## job 8037
Design fpu16_top, start of the top module:
module fpu16_top(
    input         aclk,
    input  [15:0] a,
    input  [15:0] b,
    input         a_valid,
    input         b_valid,
    output [15:0] add_result,
    output        add_valid,
    output [15:0] sub_result,
    output        sub_valid,
    output [15:0] mul_result,
    output        mul_valid,
    output [7:0]  cmp_result,
    output        cmp_valid
    );
Size: about 3300 cells after synthesis, about 700 flip-flops, about 95 I/O pins, ~0.031 mm^2 of cells after synthesis.
==> flow/config.mk <==
export PLATFORM = sky130hd
export DESIGN_NAME = fpu16_top
export DESIGN_NICKNAME = fpu16_top
export VERILOG_FILES = /design/flow/design.v
export SDC_FILE = /design/flow/constraint.sdc
export NUM_CORES = 4
export LEC_CHECK = 0
export CAP_MARGIN = 20
export CORE_MARGIN = 2
export CORE_UTILIZATION = 61
export SETUP_SLACK_MARGIN = 1.56
export SLEW_MARGIN = 20
==> flow/constraint.sdc <==
create_clock -name core_clock -period 5.67 [get_ports {aclk}]
set_input_delay 1.1340 -clock core_clock [delete_from_list [all_inputs] [get_ports {aclk}]]
set_output_delay 1.1340 -clock core_clock [all_outputs]
set_load 0.01 [all_outputs]
run.sh (not shown) runs the stock make flow with config.mk's settings and CLKGATE_MAP_FILE=.
| job 8037 | all stages done | FAIL | negative setup slack |
--- input diff job 8037..job 1238 ---
- SETUP_SLACK_MARGIN changed from 1.56 to 1.36
- the clock period (ns, I/O delays scaled along) changed from 5.67 to 5.51
Results
Job 1238: flow complete, layout not clean; failing: negative setup slack
Re wire length: job 1238 and job 8037 aren't equal, and the lower value belongs to job 8037.
Delta (job 1238 minus job 8037): via count climbed about 3%; global routing met1 resource utilization climbed 1.4 points; maximum fanout encountered on the critical timing path climbed 1.
Relative to job 1238, the following input files were edited for job 8912:
- a change of CORE_UTILIZATION from 61 to 40
- a deleted SETUP_SLACK_MARGIN that had been 1.36
- a change of the clock period (ns, I/O delays scaled along) from 5.51 to 7.96
## What came out
- In the tables for job 1238 and job 8912, iteration count of the initial detailed-routing pass reads lower with job 8912.
- Status | job 1238 and job 8912 | clean except job 1238
- Job 8912 vs. job 1238: setup total negative slack went up by 48.75 ns.
- Comparing job 1238 and job 8912, the lower post-route worst setup slack was measured on job 1238.
- Comparing job 1238 and job 8912, the lower combined buffer and inverter count along the critical path is on job 1238.
- Against job 1238, job 8912 reports a initial antenna violation count that is higher.
- Diff job 1238 -> job 8912: number of buffers created by CTS has increased; final instance count without filler cells has increased.
- Looking at end point of the critical path, the u_mul.mul_m_raw_2[21]$_DFF_P_ result is from job 8912; the u_mul.mul_m_raw_2[20]$_DFF_P_ one comes from job 1238.
- Compared with job 1238, final design area excluding fillers in job 8912 decreased by a few percent.
- On clock power: between job 1238 and job 8912, it ends up lower for job 8912.
- Taking job 1238 as the reference, in job 8912 internal power dropped 37%; wire length on met3 moved down.
Here is what was changed in the inputs of job 2389 compared with job 8912.
- CTS_CLUSTER_SIZE: unset -> 37
- CORE_UTILIZATION: 40 -> 72
- PLACE_DENSITY: unset -> 0.67
- the clock period (ns, I/O delays scaled along): 7.96 -> 7.55
==> comparison <==
- As the logs show, job 2389 stopped at 5_1_grt after a tool error, so it never reached the end of the flow.
- Diff job 8912 -> job 2389: total placed instance area went down, combined area of all synthesized cells shows no meaningful change, y dimension of the die lost 25%.
Here is what was changed in the inputs of job 2966 compared with job 2389.
- swapping 72 for 40 in CORE_UTILIZATION
- clearing PLACE_DENSITY, which used to be 0.67
- clearing CTS_CLUSTER_SIZE, which used to be 37
- swapping 7.55 for 8.0 in the clock period (ns, I/O delays scaled along)
Findings:
- For last weighted congestion value of the routability-driven placer, dividing the value from job 2389 by the value from job 2966 gives 1.16.
- | horizontal die dimension | lower: job 2389 |
- Job 2966 -> job 2389: basic-gate share of the synthesized area counting and, or, nand and nor cells delta 0, exact match
- Job 2966: full flow OK, the timing, design-rule and antenna checks passed
- Compared with job 2389, job 2966 shows a higher placement-stage worst setup slack.
- Reported for job 2966 and job 2389, total I/O pin count turned out identical to the last digit.
- Detailed placement HPWL (job 2966 vs. job 2389) decreases by a few percent
- The count of placed standard cells including taps in job 2966 was higher than what job 2389 gave.
- Full die area: job 2966 vs job 2389 up 0.035 mm^2
- Higher core box area goes to job 2966 over job 2389.

========
Setup of the reference run:
Starting RTL as in the previous note.
Design fpu16_top, start of the top module:
module fpu16_top(
    input         aclk,
    input  [15:0] a,
    input  [15:0] b,
    input         a_valid,
    input         b_valid,
    output [15:0] add_result,
    output        add_valid,
    output [15:0] sub_result,
    output        sub_valid,
    output [15:0] mul_result,
    output        mul_valid,
    output [7:0]  cmp_result,
    output        cmp_valid
    );
    fpu_add_pipe u_add(
        .aclk(aclk),
        .s_axis_a_tdata(a), .s_axis_b_tdata(b),
        .s_axis_a_tvalid(a_valid), .s_axis_b_tvalid(b_valid),
        .m_axis_result_tdata(add_result), .m_axis_result_tvalid(add_valid));
    fpu_sub_pipe u_sub(
        .aclk(aclk),
        .s_axis_a_tdata(a), .s_axis_b_tdata(b),
        .s_axis_a_tvalid(a_valid), .s_axis_b_tvalid(b_valid),
        .m_axis_result_tdata(sub_result), .m_axis_result_tvalid(sub_valid));
    fpu_mul_pipe u_mul(
        .aclk(aclk),
        .s_axis_a_tdata(a), .s_axis_b_tdata(b),
        .s_axis_a_tvalid(a_valid), .s_axis_b_tvalid(b_valid),
        .m_axis_result_tdata(mul_result), .m_axis_result_tvalid(mul_valid));
    fpu_comp_large u_cmp(
        .aclk(aclk),
        .s_axis_a_tdata(a), .s_axis_b_tdata(b),
        .s_axis_a_tvalid(a_valid), .s_axis_b_tvalid(b_valid),
        .m_axis_result_tdata(cmp_result), .m_axis_result_tvalid(cmp_valid));
endmodule
make LEC_CHECK=0 CAP_MARGIN=20 CORE_MARGIN=2 CORE_UTILIZATION=70 CTS_CLUSTER_SIZE=45 PLACE_DENSITY=0.65 SETUP_SLACK_MARGIN=-0.48 SLEW_MARGIN=20 finish   # period 4.88 ns
Stage in which a tool error killed the reference run: global routing.
What the trial run does differently from the reference run at the input level:
- CORE_UTILIZATION now 72, was 70
- CTS_CLUSTER_SIZE no longer set, was 45
- PLACE_DENSITY now 0.67, was 0.65
- SETUP_SLACK_MARGIN no longer set, was -0.48
- the clock period (ns, I/O delays scaled along) now 6.84, was 4.88
Findings:
[the trial run] total die size fell 1300 sq um relative to the reference run
Mean instance size in the synthesized netlist: the reference run vs the trial run identical
The trial run: GRT-0232 in global routing -> run aborted
The reference run -> the trial run: number of buffers inserted during clock tree synthesis delta 0, exact match
Comparing the reference run against the trial run, there is no change at all in count of port buffers added during placement.
Between the trial run and the reference run, the difference in total clock sinks is negligible.

========
v51:
fpu16_top again, from the RTL that the note above started with.
==> flow/design.v (excerpt) <==
module fpu16_top(
    input         aclk,
    input  [15:0] a,
    input  [15:0] b,
    input         a_valid,
    input         b_valid,
    output [15:0] add_result,
    output        add_valid,
    output [15:0] sub_result,
    output        sub_valid,
    output [15:0] mul_result,
    output        mul_valid,
    output [7:0]  cmp_result,
    output        cmp_valid
    );
    fpu_add_pipe u_add(
        .aclk(aclk),
        .s_axis_a_tdata(a), .s_axis_b_tdata(b),
        .s_axis_a_tvalid(a_valid), .s_axis_b_tvalid(b_valid),
        .m_axis_result_tdata(add_result), .m_axis_result_tvalid(add_valid));
    fpu_sub_pipe u_sub(
        .aclk(aclk),
        .s_axis_a_tdata(a), .s_axis_b_tdata(b),
        .s_axis_a_tvalid(a_valid), .s_axis_b_tvalid(b_valid),
        .m_axis_result_tdata(sub_result), .m_axis_result_tvalid(sub_valid));
    fpu_mul_pipe u_mul(
        .aclk(aclk),
        .s_axis_a_tdata(a), .s_axis_b_tdata(b),
        .s_axis_a_tvalid(a_valid), .s_axis_b_tvalid(b_valid),
        .m_axis_result_tdata(mul_result), .m_axis_result_tvalid(mul_valid));
    fpu_comp_large u_cmp(
        .aclk(aclk),
        .s_axis_a_tdata(a), .s_axis_b_tdata(b),
        .s_axis_a_tvalid(a_valid), .s_axis_b_tvalid(b_valid),
        .m_axis_result_tdata(cmp_result), .m_axis_result_tvalid(cmp_valid));
endmodule
export LEC_CHECK = 0
export ABC_AREA = 1
export CAP_MARGIN = 20
export CELL_PAD_IN_SITES_DETAIL_PLACEMENT = 2
export CELL_PAD_IN_SITES_GLOBAL_PLACEMENT = 1
export CORE_ASPECT_RATIO = 1.39
export CORE_MARGIN = 2
export CORE_UTILIZATION = 44
export CTS_CLUSTER_DIAMETER = 249
export CTS_CLUSTER_SIZE = 67
export GPL_TIMING_DRIVEN = 0
export MAX_ROUTING_LAYER = met5
export SLEW_MARGIN = 20
export TNS_END_PERCENT = 95
create_clock -name core_clock -period 4.99 [get_ports {aclk}]
Status: v51 FAILED at clock tree synthesis (4_1_cts) (tool error)
Modified inputs, v49 compared to v51
# v51
export LEC_CHECK = 0
export ABC_AREA = 1
export CAP_MARGIN = 20
export CELL_PAD_IN_SITES_DETAIL_PLACEMENT = 2
export CELL_PAD_IN_SITES_GLOBAL_PLACEMENT = 1
export CORE_ASPECT_RATIO = 1.39
export CORE_MARGIN = 2
export CORE_UTILIZATION = 44
export CTS_CLUSTER_DIAMETER = 249
export CTS_CLUSTER_SIZE = 67
export GPL_TIMING_DRIVEN = 0
export MAX_ROUTING_LAYER = met5
export SLEW_MARGIN = 20
export TNS_END_PERCENT = 95
create_clock -name core_clock -period 4.99 [get_ports {aclk}]
# v49
export LEC_CHECK = 0
export CAP_MARGIN = 20
export CORE_MARGIN = 2
export CORE_UTILIZATION = 70
export SETUP_SLACK_MARGIN = -0.48
export SLEW_MARGIN = 20
create_clock -name core_clock -period 7.04 [get_ports {aclk}]
==> results <==
- Of v49 and v51, only v51 fails to reach the end of the flow.
- Status(v51) = ERROR, stage = clock tree synthesis (4_1_cts)
- What the final checks of v49 revealed, after a flow that finished every stage, was a layout that fails on setup timing.
- Of v49 and v51, it is v49 that has the lower cell count after placement.
- Synthesized cell count for v49 is lower than for v51.
- When the final numbers for v49 and v51 were put side by side, the final estimated routing congestion in global placement turned out to be greater in v49.
- Horizontal extent of the die was lower in v49 than in v51.
- Post-synthesis adder-cell area fraction in v49 is 0.17 points below v51.
- The chip area line of the yosys report number comes out higher for v49 vs v51.
- Lower die area goes to v49 over v51.
- Cmp v49 and v51 / synthesized area / lower: v51
#### Input delta (v29 over v49)
# v49
export LEC_CHECK = 0
export CAP_MARGIN = 20
export CORE_MARGIN = 2
export CORE_UTILIZATION = 70
export SETUP_SLACK_MARGIN = -0.48
export SLEW_MARGIN = 20
create_clock -name core_clock -period 7.04 [get_ports {aclk}]
# v29
export LEC_CHECK = 0
export CAP_MARGIN = 20
export CORE_MARGIN = 2
export CORE_UTILIZATION = 72
export CTS_CLUSTER_SIZE = 41
export PLACE_DENSITY = 0.64
export SETUP_SLACK_MARGIN = -0.48
export SLEW_MARGIN = 20
create_clock -name core_clock -period 7.04 [get_ports {aclk}]
==> results <==
In the summary table, v29 is marked failed, with error GRT-0232 raised in global routing (5_1_grt).
Diff v49 -> v29: setup fix buffers added after clock tree synthesis picked up an extra 91%; detailed-placement wirelength estimate lost 0.50%; total of buffers placed on input and output ports neither gained nor lost much; die size lost 1300 um^2.
#### Input delta (v3 over v29)
# v29
export LEC_CHECK = 0
export CAP_MARGIN = 20
export CORE_MARGIN = 2
export CORE_UTILIZATION = 72
export CTS_CLUSTER_SIZE = 41
export PLACE_DENSITY = 0.64
export SETUP_SLACK_MARGIN = -0.48
export SLEW_MARGIN = 20
create_clock -name core_clock -period 7.04 [get_ports {aclk}]
# v3
export LEC_CHECK = 0
export CAP_MARGIN = 20
export CORE_MARGIN = 2
export CORE_UTILIZATION = 31
export SLEW_MARGIN = 20
create_clock -name core_clock -period 7.96 [get_ports {aclk}]
==> comparison <==
Looking at HPWL reported at the end of detailed placement, v3 sits 3.9% lower than v29 does. v3 completed end to end with timing, DRC and antenna clean. Diff v29 -> v3: synthesized-area fraction occupied by ao, oa, aoi and oai cells now sits at about the same level, hold-fix buffer count after cts now sits at about the same level, total cell area reported by yosys after synthesis now sits at about the same level, total CTS buffers now sits at about the same level, die area now sits higher. Comparing v29 against v3, there is no change at all in number of instances in the synthesized netlist.

========
fpu16_top again, from the RTL that the note above started with.
// fpu16_top
module fpu16_top(
    input         aclk,
    input  [15:0] a,
    input  [15:0] b,
    input         a_valid,
    input         b_valid,
    output [15:0] add_result,
    output        add_valid,
    output [15:0] sub_result,
    output        sub_valid,
    output [15:0] mul_result,
    output        mul_valid,
    output [7:0]  cmp_result,
    output        cmp_valid
    );
Settings: LEC_CHECK=0, CAP_MARGIN=20, CELL_PAD_IN_SITES_GLOBAL_PLACEMENT=2, CORE_MARGIN=2, CORE_UTILIZATION=72, CTS_CLUSTER_DIAMETER=65, CTS_CLUSTER_SIZE=52, PLACE_DENSITY=0.56, SETUP_SLACK_MARGIN=1.26, SLEW_MARGIN=20; clock period 4.43 ns.
The baseline failed in global placement without I/O (3_1_place_gp_skip_io) with GPL-0301.
Then changed:
- CELL_PAD_IN_SITES_GLOBAL_PLACEMENT: 2 -> unset
- CTS_CLUSTER_DIAMETER: 65 -> unset
- CTS_CLUSTER_SIZE: 52 -> unset
- PLACE_DENSITY: 0.56 -> 0.38
- SETUP_SLACK_MARGIN: 1.26 -> unset
- clock period: 4.43 -> 4.88 ns (I/O delays scaled with it)
Effect: With this change the flow ended with an error in global routing (5_1_grt) (GRT-0232); die area does not change; synthesized area is unchanged; synthesized cell count stays the same.
Then changed:
- CORE_UTILIZATION: 72 -> 58
- PLACE_DENSITY: 0.38 -> unset
- clock period: 4.88 -> 6.84 ns (I/O delays scaled with it)
What happened:
- This time the run completed and failed the layout checks on negative setup slack
- die area rises by 24%
- synthesized cell count is unchanged
- area after synthesis stays the same
Then changed:
- CORE_UTILIZATION: 58 -> 66
- clock period: 6.84 -> 7.55 ns (I/O delays scaled with it)
After rerunning: The changed run finished but failed the layout checks on negative setup slack. Global-route usage rose by 8.5 points. Cell area shrinks by 1.2%. Routed wire length is higher by about 14%. Die size is lower by about 12%. Synthesized area does not change. Final cell count falls by about 2.1%. Hold slack degrades by 9.2 ps. Sequential cell count stays the same. Via count increases by about 8%. Power fell by 8.4%.
Then changed:
- MAX_ROUTING_LAYER: unset -> met4
- SETUP_SLACK_MARGIN: unset -> 1.17
- clock period: 7.55 -> 4.42 ns (I/O delays scaled with it)
Result: The changed run finished with negative setup slack left. Setup slack is worse by 2800 ps. Via count increases by a little under a tenth. Count of clock-buffer cells in the layout goes down by 7. Die size does not change. Total power increases by well over a third. Cell count goes up slightly. Routed wire length rises by about a fifth. Combinational power grows by well over a third. Hold slack improves by 4.5 ps. First-iteration DRC count grows by well over a third. Utilization rises by 3.3 points.

========
== fjord ==
fpu16_top again, from the RTL that the note above started with.
==> flow/design.v (excerpt) <==
module fpu16_top(
    input         aclk,
    input  [15:0] a,
    input  [15:0] b,
    input         a_valid,
    input         b_valid,
    output [15:0] add_result,
    output        add_valid,
    output [15:0] sub_result,
    output        sub_valid,
    output [15:0] mul_result,
    output        mul_valid,
    output [7:0]  cmp_result,
    output        cmp_valid
    );
    fpu_add_pipe u_add(
        .aclk(aclk),
        .s_axis_a_tdata(a), .s_axis_b_tdata(b),
        .s_axis_a_tvalid(a_valid), .s_axis_b_tvalid(b_valid),
        .m_axis_result_tdata(add_result), .m_axis_result_tvalid(add_valid));
    fpu_sub_pipe u_sub(
        .aclk(aclk),
        .s_axis_a_tdata(a), .s_axis_b_tdata(b),
        .s_axis_a_tvalid(a_valid), .s_axis_b_tvalid(b_valid),
        .m_axis_result_tdata(sub_result), .m_axis_result_tvalid(sub_valid));
    fpu_mul_pipe u_mul(
        .aclk(aclk),
        .s_axis_a_tdata(a), .s_axis_b_tdata(b),
        .s_axis_a_tvalid(a_valid), .s_axis_b_tvalid(b_valid),
  ...
make LEC_CHECK=0 ABC_AREA=0 CAP_MARGIN=20 CORE_MARGIN=2 CORE_UTILIZATION=61 PLACE_DENSITY=0.61 SETUP_SLACK_MARGIN=-0.07 SLEW_MARGIN=20 finish   # period 4.57 ns
Nothing crashed in fjord and all stages finished; the problem is that the final layout failed, the offending checks being negative setup slack.
For yarrow, these inputs were changed with respect to fjord:
Settings: a deleted ABC_AREA that had been 0; a change of CORE_UTILIZATION from 61 to 67; a deleted PLACE_DENSITY that had been 0.61; an added MAX_ROUTING_LAYER of met4; a deleted SETUP_SLACK_MARGIN that had been -0.07; a change of the clock period (ns, I/O delays scaled along) from 4.57 to 7.11.
Notes after the runs:
The flow for yarrow finished, though final verification flagged negative setup slack. Number of standard cells in the layout, taps in and fillers out: yarrow lower than fjord. Compared to fjord, yarrow has number of iterations in the first detailed-routing pass 1 lower. Transition time at the pin with the least slew margin ended up 0.027 ns lower on yarrow than on fjord.
The following lists how quartz was set up differently from yarrow:
Settings: clearing MAX_ROUTING_LAYER, which used to be met4; putting CTS_CLUSTER_SIZE at 46 where nothing was set; swapping 67 for 72 in CORE_UTILIZATION; putting PLACE_DENSITY at 0.7 where nothing was set; swapping 7.11 for 7.55 in the clock period (ns, I/O delays scaled along).
[summary]
As the logs show, quartz stopped at 5_1_grt after a tool error, so it never reached the end of the flow.
Delta (quartz minus yarrow): number of instances in the placed design went down by about 0.9%, gate count of the mapped netlist flat, count of library flops with an enable pin roughly the same, floorplan utilization went up 5.1 points.
Placer congestion estimate ends up higher on quartz.
--- input diff quartz..violet ---
Settings: a deleted CTS_CLUSTER_SIZE that had been 46; an added SETUP_SLACK_MARGIN of 0.74; a deleted PLACE_DENSITY that had been 0.7; an added PLACE_DENSITY_LB_ADDON of 0.22; a change of the clock period (ns, I/O delays scaled along) from 7.55 to 6.2.
Findings:
Per the comparison of violet with quartz, half-perimeter wire length of the detailed placement result has increased; top-level port count did not really move; count of buffers from port buffering level; post-synthesis xor/xnor area fraction neither gained nor lost much; synthesized area comparable.
violet did not finish: a tool error stopped it during 5_1_grt.
Going from quartz to violet, post-cts gate resize count grew by more than a quarter.
Re placed instance count: quartz was lower than violet.
Synthesized cell count: violet vs quartz identical
Power figures rest on the tool's default switching activity, not on a simulated workload.
